== run A ==
==> flow/design.v (excerpt) <==
module top(
    input wire                  clk_i,           
    input wire                  rstn_i,          
    input wire                  start_i,         
    input wire signed   [31:0]  vector_x_i,      
    input wire signed   [31:0]  quant_w_i,       
    output wire                 done_o,          
    output wire signed  [31:0]  dout_o           
);
Settings: LEC_CHECK=0, CAP_MARGIN=20, CORE_MARGIN=2, CORE_UTILIZATION=40, SETUP_SLACK_MARGIN=4.34, SLEW_MARGIN=20; clock period 31.4 ns.
run.sh (not shown) runs the stock make flow with config.mk's settings and CLKGATE_MAP_FILE=.
Inputs modified between run A and run B:
- a deleted SETUP_SLACK_MARGIN that had been 4.34
- an added CTS_CLUSTER_DIAMETER of 256
- a change of CORE_UTILIZATION from 40 to 66
- an added ABC_AREA of 1
- a change of the clock period (ns, I/O delays scaled along) from 31.4 to 6.96
From run A to run B the numbers moved as follows: number of cell instances after yosys synthesis grew by 1,087, chip area in the Yosys report grew by about 1.8%, share of synthesized area occupied by flip-flops and latches shrank by 0.41 points, routability congestion estimate grew by 0.056. What ended run B was a tool error in global routing (5_1_grt); the run never finished.
### run B -> run C
- swapping 66 for 40 in CORE_UTILIZATION
- clearing ABC_AREA, which used to be 1
- clearing CTS_CLUSTER_DIAMETER, which used to be 256
- swapping 6.96 for 31.4 in the clock period (ns, I/O delays scaled along)
### Flow results
Run C finished every step from synthesis to the final layout, and the layout passed the timing, DRC and antenna checks.
Run C vs. run B: chip area from the yosys synthesis statistics went down by 1.8%.
Per the comparison of run C with run B, number of setup buffers added after CTS went down 301.
Compared with run B, in run C share of the core filled by cells before placement went down 26 points, post-CTS resize count went down 728, share of synthesized cell area in and-or and or-and compound cells went up 11 points, die size went up about 60%.
Here is what was changed in the inputs of run D compared with run C.
- CORE_UTILIZATION now 65, was 40
- the clock period (ns, I/O delays scaled along) now 27.1, was 31.4
### Flow results
In the flow results for run C and run D, the core box area is larger on run C.
Changes observed in run D relative to run C: endpoint arrival time on the critical path fell by 3.36 ns.
Setup changes, run D to run E
- CORE_UTILIZATION now 27, was 65
- the clock period (ns, I/O delays scaled along) now 31.4, was 27.1
--- outcome ---
Diff run E..run D | synthesized cell count | unchanged
Worst-path maximum fanout ended up 1 higher on run E than on run D.
Delta (run E minus run D): vias after detailed routing decreased 662; core occupancy in the finished layout decreased 42 points; met2 layer wire length in the routed design decreased 1.5%.
For run F, these inputs were changed with respect to run E:
- CAP_MARGIN now 5, was 20
- CORE_UTILIZATION now 68, was 27
- the clock period (ns, I/O delays scaled along) now 13.4, was 31.4
Results
Of run F and run E, only run E finishes the flow clean. Run F vs run E — number of clock buffer instances in the layout dropped by more than 10%. In the metrics for run F and run E, the one carrying the higher area added between synthesis and finish is run F. From run E to run F the numbers moved as follows: well-tap cell count down about 60%, data-path buffer share of cell area in the final layout increased 11 points, first-iteration DRC count higher, H-tree depth shows no meaningful change. Diff run F and run E: post-CTS setup repair buffer count lower in run E.

========
top again, from the RTL that the note above started with.
==> flow/design.v (excerpt) <==
module top(
    input wire                  clk_i,           
    input wire                  rstn_i,          
    input wire                  start_i,         
    input wire signed   [31:0]  vector_x_i,      
    input wire signed   [31:0]  quant_w_i,       
    output wire                 done_o,          
    output wire signed  [31:0]  dout_o           
);
export LEC_CHECK = 0
export ABC_AREA = 1
export CAP_MARGIN = 20
export CORE_MARGIN = 2
export CORE_UTILIZATION = 72
export HOLD_SLACK_MARGIN = -0.1
export SLEW_MARGIN = 20
create_clock -name core_clock -period 18.3 [get_ports {clk_i}]
The first run finished with negative setup slack left.
Change:
Settings changed: ABC_AREA 1 to default, HOLD_SLACK_MARGIN -0.1 to default.
Clock period 18.3 ns to 10.3 ns, I/O delays scaled along.
=>
- With this change the flow completed and failed the layout checks on max-capacitance violations, max-slew violations, negative setup slack
- count of clock-buffer cells in the layout came out higher by 5
- routed wire length came out higher by about a fifth
- core utilization goes up by 2.5 points
Change:
Settings changed: CORE_UTILIZATION 72 to 65.
Clock period 10.3 ns to 22.0 ns, I/O delays scaled along.
Effect: The changed run produced a layout that fails on negative setup slack; global-route usage fell by 14 points; routed wire length falls by 35%; setup slack gets better by 10 ns; non-clock buffer count falls by 36; critical path depth grows by 6; worst hold slack is worse by 0.0049 ns; die size goes up by 11%.
Change:
Settings changed: CORE_UTILIZATION 65 to 40, CTS_CLUSTER_SIZE from default to 11, TNS_END_PERCENT from default to 30.
Clock period 22.0 ns to 33.0 ns, I/O delays scaled along.
Effect: The changed run went through all stages and came out clean; final area drops by 14%; wire length went down by about 14%; critical path depth fell by 21; synthesized cell count does not change; via count is lower by 12%; non-clock buffer count goes down by 852; count of clock-buffer cells in the layout goes down by 2; sequential share of layout area came out higher by 3.1 points; setup slack improved by 3.5 ns.

========
Setup of job 4017:
The RTL this note starts from:
==> flow/design.v <==
`timescale 1ns / 1ps
module xbip_dsp48_macro_0 (
    input wire                 CLK,
    input wire                 CE,
    input wire signed  [7:0]   A,
    input wire signed  [7:0]   B,
    input wire signed  [30:0]  C,
    output wire signed [31:0]  P
);
assign P = A * B + C;
endmodule
`timescale 1ns / 1ps
module MAC(
    input wire rstn_i,
    input wire clk_i,
    input wire dsp_enable_i,
    input wire dsp_valid_i,
    input wire signed [7:0] dsp_input_i,
    input wire signed [7:0] dsp_weight_i,
    output wire valid_o_d,
    output reg done_o,
    output wire signed [31:0] dsp_output_o
);
reg signed [30:0] partial_sum;     
reg signed [31:0] dsp_output;
wire signed [31:0] dsp_temp;
wire dsp_valid_o;
reg [1:0] dsp_valid_delay;
assign dsp_output_o = dsp_output;
assign dsp_valid_o = dsp_valid_delay[0];
assign valid_o_d = dsp_valid_delay[1];
always @(posedge clk_i or negedge rstn_i) begin
    if (!rstn_i) begin
        partial_sum <= 0;
    end else if (valid_o_d) begin
        partial_sum <= 0;
    end else begin
        partial_sum <= $signed ({dsp_temp[31],dsp_temp[29:0]});
    end 
end
always @(posedge clk_i or negedge rstn_i) begin
    if (!rstn_i) begin
        dsp_valid_delay <=0;
    end
    else begin
        dsp_valid_delay[0] <= dsp_valid_i;
        dsp_valid_delay[1] <= dsp_valid_delay[0];
    end
end
always @(posedge clk_i or negedge rstn_i) begin    
    if(!rstn_i) begin
        dsp_output <= 0;
        done_o <= 0;
    end
    else if (dsp_valid_o) begin
        dsp_output <= dsp_temp;
        done_o <= 1;
    end
    else begin
        dsp_output <=0;
        done_o <= 0;
    end
end 
xbip_dsp48_macro_0 DSP_for_MAC (
    .CLK(clk_i),              
    .CE(dsp_enable_i),        
    .A(dsp_input_i),          
    .B(dsp_weight_i),         
    .C(partial_sum),          
    .P(dsp_temp)              
);
endmodule
module Quantize
#(
    parameter WIDTH_INPUT       = 32, 
    parameter WIDTH_OUTPUT      = 8,
    parameter NUM_CALCULATE     = 8,
    parameter SCALIING_FACTOR   = 2408, 
    parameter QUANTIZE_BIT      = 8
)
(
    input wire                              clk_i,           
    input wire                              rstn_i,          
    input wire                              i_q_en,          
    input wire signed   [WIDTH_INPUT-1:0]   din_i,           
    output wire signed  [WIDTH_OUTPUT-1:0]  o_qout,          
    output wire                             o_qvalid,        
    output wire                             done_o           
);
    localparam LOCAL_COUNTER = $clog2(NUM_CALCULATE);  
    reg         [LOCAL_COUNTER-1:0] rCnt;                
    reg signed  [WIDTH_INPUT-1:0]   rScaled;             
    reg signed  [WIDTH_OUTPUT-1:0]  rClipped;            
    reg     rEn_delay;                                   
    reg     q_valid;                                     
    reg     q_done;                                      
    always @(posedge clk_i) begin
        if (!rstn_i) begin
            rEn_delay <= 0;                        
        end else begin
            rEn_delay <= i_q_en;                   
        end
    end
    always @(posedge clk_i or negedge rstn_i) begin
        if (!rstn_i) begin
            rScaled <= 0;                           
        end else if(din_i >= 0) begin
            rScaled <= (din_i + SCALIING_FACTOR / 2) / SCALIING_FACTOR;  
        end else begin
            rScaled <= (din_i - SCALIING_FACTOR / 2) / SCALIING_FACTOR;  
        end
    end
    always @(posedge clk_i) begin
        if (!rstn_i) begin
            q_valid <= 0;                          
            q_done  <= 0;                          
        end else if (rEn_delay) begin
            q_valid <= 1;                          
        end else if (rCnt == NUM_CALCULATE-2) begin
            q_done  <= 1;                           
        end else if (rCnt == NUM_CALCULATE-1) begin
            q_done  <= 0;                           
            q_valid <= 0;                          
        end
    end
    always @(posedge clk_i) begin
        if (!rstn_i) begin
            rCnt    <= 0;                              
        end else if(q_valid) begin
            rCnt <= rCnt + 1;                       
        end else begin
            rCnt <= 0;                              
        end
    end
    always @(posedge clk_i or negedge rstn_i) begin
        if (!rstn_i) begin
            rClipped <= 0;                          
        end else if (q_valid | rEn_delay) begin
            case(rScaled[QUANTIZE_BIT:QUANTIZE_BIT-1])
                2'b01:  begin
                    rClipped <= {(QUANTIZE_BIT-1){1'b1}};  
                end
                2'b10:  begin
                    rClipped <= {1'b1,{(QUANTIZE_BIT-1){1'b0}}};  
                end
                default:    begin
                    rClipped <= rScaled[QUANTIZE_BIT-1:0];  
                end
            endcase
        end else begin
            rClipped <= 0;                          
        end
    end    
    assign o_qvalid = q_valid;                     
    assign done_o   = q_done;                        
    assign o_qout   = rClipped;                      
endmodule
module Dequantize
#(
    parameter WIDTH_INPUT       = 32,
    parameter WIDTH_OUTPUT      = 32,
    parameter SCALIING_FACTOR_X = 2408,   
    parameter SCALIING_FACTOR_Y = 134,    
    parameter NUM_COUNTER_BIT   = 3,
    parameter NUM_CALCULATE     = 4
)
(
    input wire  clk_i,                               
    input wire  rstn_i,                              
    input wire signed   [WIDTH_INPUT-1:0]   din_i,   
    input wire  valid_i,                             
    output wire valid_o,                             
    output wire done_o,                              
    output wire signed  [WIDTH_OUTPUT-1:0]  dout_o   
);
    reg         [NUM_COUNTER_BIT-1:0]   rCnt;            
    reg signed  [WIDTH_OUTPUT-1:0]      rScaled;         
    reg         q_done;                                  
    reg [1:0]   valid_delay;                             
    always @(posedge clk_i or negedge rstn_i) begin
        if (!rstn_i) begin
            rScaled <= 0;
        end else begin
            rScaled <= din_i * SCALIING_FACTOR_X * SCALIING_FACTOR_Y; 
        end
    end
    always @(posedge clk_i or negedge rstn_i) begin
        if (!rstn_i) begin
            q_done <= 0;
        end else if (rCnt == NUM_CALCULATE-2) begin
            q_done <= 1;
        end else if (rCnt == NUM_CALCULATE-1) begin
            q_done <= 0;
        end
    end
    always @(posedge clk_i or negedge rstn_i) begin
        if (!rstn_i) begin
            rCnt <= 0;
        end else if (valid_o) begin
            rCnt <= rCnt + 1;
        end else begin
            rCnt <= 0;
        end
    end
    always @(posedge clk_i or negedge rstn_i) begin
        if (!rstn_i) begin
            valid_delay <= 0;
        end else begin
            valid_delay[0] <= valid_i;
            valid_delay[1] <= valid_delay[0];
        end
    end
    assign done_o = q_done;
    assign valid_o = valid_delay[1];
    assign dout_o = rScaled;
endmodule
module top(
    input wire                  clk_i,           
    input wire                  rstn_i,          
    input wire                  start_i,         
    input wire signed   [31:0]  vector_x_i,      
    input wire signed   [31:0]  quant_w_i,       
    output wire                 done_o,          
    output wire signed  [31:0]  dout_o           
);
wire quantize_done;                        
wire dequantize_done;                      
wire signed [7:0]   quantized_data;          
wire signed [31:0]  mac_out [3:0];           
reg signed  [31:0]  mac_o [3:0];             
wire valid;                                
wire mac_done;                             
wire [3:0] mac_done_w;                     
assign mac_done = mac_done_w[0];
reg q_valid;                               
reg [31:0] q_in;                           
Quantize #(
    .WIDTH_INPUT(32), 
    .WIDTH_OUTPUT(8),
    .NUM_CALCULATE(8),                     
    .SCALIING_FACTOR(2408),                
    .QUANTIZE_BIT(8) 
) quantize_inst (
    .clk_i(clk_i),                         
    .rstn_i(rstn_i),                       
    .i_q_en(start_i),                      
    .din_i(vector_x_i),                    
    .o_qout(quantized_data),               
    .o_qvalid(valid),                      
    .done_o(quantize_done)                 
);
genvar i;
generate 
    for (i = 0; i < 4; i = i + 1) begin : mac_gen
        MAC mymac(
            .clk_i(clk_i),                 
            .rstn_i(rstn_i),               
            .dsp_enable_i(valid),          
            .dsp_valid_i(quantize_done),   
            .dsp_input_i(quantized_data),  
            .dsp_weight_i(quant_w_i[32-1-8*i:32-8*(i+1)]),  
            .done_o(mac_done_w[i]),        
            .dsp_output_o(mac_out[i])      
        );
        always @(posedge clk_i or negedge rstn_i) begin
            if (!rstn_i) begin
                mac_o[i] <= 0;             
            end else if (mac_done) begin
                mac_o[i] <= mac_out[i];    
            end
        end
    end
endgenerate
Dequantize #(
    .WIDTH_INPUT(32),                      
    .WIDTH_OUTPUT(32), 
    .SCALIING_FACTOR_X(2408), 
    .SCALIING_FACTOR_Y(134),
    .NUM_COUNTER_BIT(3),                   
    .NUM_CALCULATE(4) 
) dequantize_inst (
    .clk_i(clk_i),                         
    .rstn_i(rstn_i),                       
    .din_i(q_in),                          
    .valid_i(q_valid),                     
    .done_o(dequantize_done),              
    .dout_o(dout_o)                        
);
reg [1:0] qCnt;                            
always @(posedge clk_i or negedge rstn_i) begin
    if (!rstn_i) begin
        qCnt <= 0;                         
    end else if (q_valid) begin
        qCnt <= qCnt + 1;                  
    end
end
always @(posedge clk_i or negedge rstn_i) begin
    if (!rstn_i) begin
        q_valid <= 0;                      
    end else if (mac_done) begin
        q_valid <= 1;                      
    end else if (qCnt == 3) begin
        q_valid <= 0;                      
    end
end
always @(posedge clk_i or negedge rstn_i) begin
    if (!rstn_i) begin
        q_in <= 0;                         
    end else if (q_valid) begin
        q_in <= mac_o[qCnt];               
    end else begin
        q_in <= 0;                         
    end
end
assign done_o = dequantize_done ? 1 : 0;   
endmodule
==> flow/config.mk <==
export PLATFORM = sky130hd
export DESIGN_NAME = top
export DESIGN_NICKNAME = top
export VERILOG_FILES = /design/flow/design.v
export SDC_FILE = /design/flow/constraint.sdc
export NUM_CORES = 4
export LEC_CHECK = 0
export ABC_AREA = 1
export CAP_MARGIN = 5
export CORE_MARGIN = 2
export CORE_UTILIZATION = 72
export CTS_CLUSTER_DIAMETER = 258
export SLEW_MARGIN = 20
==> flow/constraint.sdc <==
create_clock -name core_clock -period 20.9 [get_ports {clk_i}]
set_input_delay 4.1800 -clock core_clock [delete_from_list [all_inputs] [get_ports {clk_i}]]
set_output_delay 4.1800 -clock core_clock [all_outputs]
set_load 0.01 [all_outputs]
[flow] job 4017 | stages: complete | final checks: fail | reason: setup timing
Setup changes, job 4017 to job 5665
# job 4017
export LEC_CHECK = 0
export ABC_AREA = 1
export CAP_MARGIN = 5
export CORE_MARGIN = 2
export CORE_UTILIZATION = 72
export CTS_CLUSTER_DIAMETER = 258
export SLEW_MARGIN = 20
create_clock -name core_clock -period 20.9 [get_ports {clk_i}]
# job 5665
export LEC_CHECK = 0
export CAP_MARGIN = 5
export CORE_MARGIN = 2
export CORE_UTILIZATION = 72
export PLACE_DENSITY = 0.66
export SETUP_SLACK_MARGIN = 3.1
export SLEW_MARGIN = 20
create_clock -name core_clock -period 13.4 [get_ports {clk_i}]
Results
- Job 5665 vs job 4017 — maximum number of pins on one net before global-route repair climbed by more than half
- Complete run, failing final checks: job 5665, reason slew limit, setup timing.
- Summary of job 5665 over job 4017: cell area rose 3.9%; count of clock-buffer cells in the layout rose about 3.8%.
- Count of multi-input combinational gates in job 5665 is 13% below job 4017.
- Summary of job 5665 over job 4017: clock distribution area overhead in the final layout shrank by 0.47 points; global routing met1 resource utilization moved up.
- Between job 4017 and job 5665, final core area utilization increased.
## Diff of input files: job 1723 against job 5665
# job 5665
export LEC_CHECK = 0
export CAP_MARGIN = 5
export CORE_MARGIN = 2
export CORE_UTILIZATION = 72
export PLACE_DENSITY = 0.66
export SETUP_SLACK_MARGIN = 3.1
export SLEW_MARGIN = 20
create_clock -name core_clock -period 13.4 [get_ports {clk_i}]
# job 1723
export LEC_CHECK = 0
export ABC_AREA = 1
export CAP_MARGIN = 20
export CORE_MARGIN = 2
export CORE_UTILIZATION = 72
export CTS_CLUSTER_DIAMETER = 358
export SLEW_MARGIN = 20
create_clock -name core_clock -period 18.3 [get_ports {clk_i}]
--- outcome ---
Job 1723 ends up with lower via count than job 5665 does.
Taking job 1723 over job 5665, the detail-routed via count per cell ratio works out to 0.823.
Cmp job 1723 and job 5665 / clock network area share / higher: job 1723
Largest driver fanout on the critical path in job 1723 is 1 below job 5665.
From the logs: job 1723 reached the end of the flow and failed the layout checks with setup timing.
Looking at wire length across job 1723 and job 5665, the one that comes out lower is job 1723.
Of the two values seen for critical path launch point, vector_x_i[31] was produced by job 1723 and vector_x_i[19] by job 5665.
Between job 1723 and job 5665, the difference in insertion delay to the later sink of the worst-skew pair is negligible.
Job 1723 ended up with simple AND/OR/NAND/NOR gates as its dominant kind of combinational cell; job 5665 ended up with adder cells.
Multi-input combinational cell area is higher on job 5665
What job 6084 does differently from job 1723 at the input level:
# job 1723
export LEC_CHECK = 0
export ABC_AREA = 1
export CAP_MARGIN = 20
export CORE_MARGIN = 2
export CORE_UTILIZATION = 72
export CTS_CLUSTER_DIAMETER = 358
export SLEW_MARGIN = 20
create_clock -name core_clock -period 18.3 [get_ports {clk_i}]
# job 6084
export LEC_CHECK = 0
export CAP_MARGIN = 20
export CORE_MARGIN = 2
export CORE_UTILIZATION = 72
export CTS_CLUSTER_SIZE = 10
export SETUP_SLACK_MARGIN = 1.38
export SLEW_MARGIN = 20
create_clock -name core_clock -period 5.78 [get_ports {clk_i}]
Findings:
- Job 1723 ran in full, but the layout does not pass; the checks complain about setup timing.
- For job 6084, the flow was terminated by a tool error in clock tree synthesis (4_1_cts) and produced no final design.
- Job 6084 vs job 1723, worst setup slack after placement went down by 12.97 ns.
- Delta(area of the placeable core, job 6084 - job 1723) < 0
- Job 6084 vs job 1723 — synthesized cell area dropped 1.8%.
- Job 1723 has higher gate count of the mapped netlist than job 6084.
- Summary of job 6084 over job 1723: cell area after placement went up 0.0055 mm2, floorplan die area now smaller, cell count in the Yosys report decreased by about 18% relative to the old numbers.
For job 320, these inputs were changed with respect to job 6084:
# job 6084
export LEC_CHECK = 0
export CAP_MARGIN = 20
export CORE_MARGIN = 2
export CORE_UTILIZATION = 72
export CTS_CLUSTER_SIZE = 10
export SETUP_SLACK_MARGIN = 1.38
export SLEW_MARGIN = 20
create_clock -name core_clock -period 5.78 [get_ports {clk_i}]
# job 320
export LEC_CHECK = 0
export CAP_MARGIN = 20
export CORE_MARGIN = 2
export CORE_UTILIZATION = 8
export SLEW_MARGIN = 20
create_clock -name core_clock -period 39.3 [get_ports {clk_i}]
Results
- Job 320 completed every stage of the flow, and the final layout passed the timing, DRC and antenna checks.
- The log for job 6084 ends in clock tree synthesis (4_1_cts) with error DPL-0038, so the run never completed.
- Re height of the chip: job 320 is 200% up on job 6084.
- Going from job 6084 to job 320, placeable core region grew by more than 100%.
- X dimension of the die: lower on job 6084
- Any difference in cell count after synthesis between job 320 and job 6084 is small enough to ignore.
- Re cell count after placement: job 320 and job 6084 aren't equal, and the higher value belongs to job 320.
- Die area was lower in job 6084 than in job 320.
- Re synthesized flop and latch total: no difference whatsoever between job 6084 and job 320.
- In the tables for job 320 and job 6084, cell area after placement reads lower with job 320.
- NOTE number of rows created at floorplan job 6084->job 320 increased by more than 100%
- The routability-driven placement congestion ratio in job 6084 is 1.14 times that in job 320.
- Looking at half-perimeter wire length after placement, job 320 sits 25% lower than job 6084 does.
### job 320 -> job 4527
# job 320
export LEC_CHECK = 0
export CAP_MARGIN = 20
export CORE_MARGIN = 2
export CORE_UTILIZATION = 8
export SLEW_MARGIN = 20
create_clock -name core_clock -period 39.3 [get_ports {clk_i}]
# job 4527
export LEC_CHECK = 0
export ABC_AREA = 1
export CAP_MARGIN = 20
export CORE_MARGIN = 2
export CORE_UTILIZATION = 70
export CTS_CLUSTER_DIAMETER = 256
export SLEW_MARGIN = 20
create_clock -name core_clock -period 7.33 [get_ports {clk_i}]
## What came out
Of job 320 and job 4527, just one finished clean: job 320. Status: job 4527 FAILED at global routing (5_1_grt) (tool error). Re initial cell density of the core: job 4527 is 63 points up on job 320. Of job 4527 and job 320, the run reporting the higher proportion of synthesized area in mux cells was job 320. From job 320 to job 4527 the numbers moved as follows: post-synthesis compound-gate area fraction down 11 points, cell area after synthesis up 1.8%, number of standard cells after synthesis up 22%. Taking job 320 as the reference point, the horizontal die dimension of job 4527 falls by 500 um.
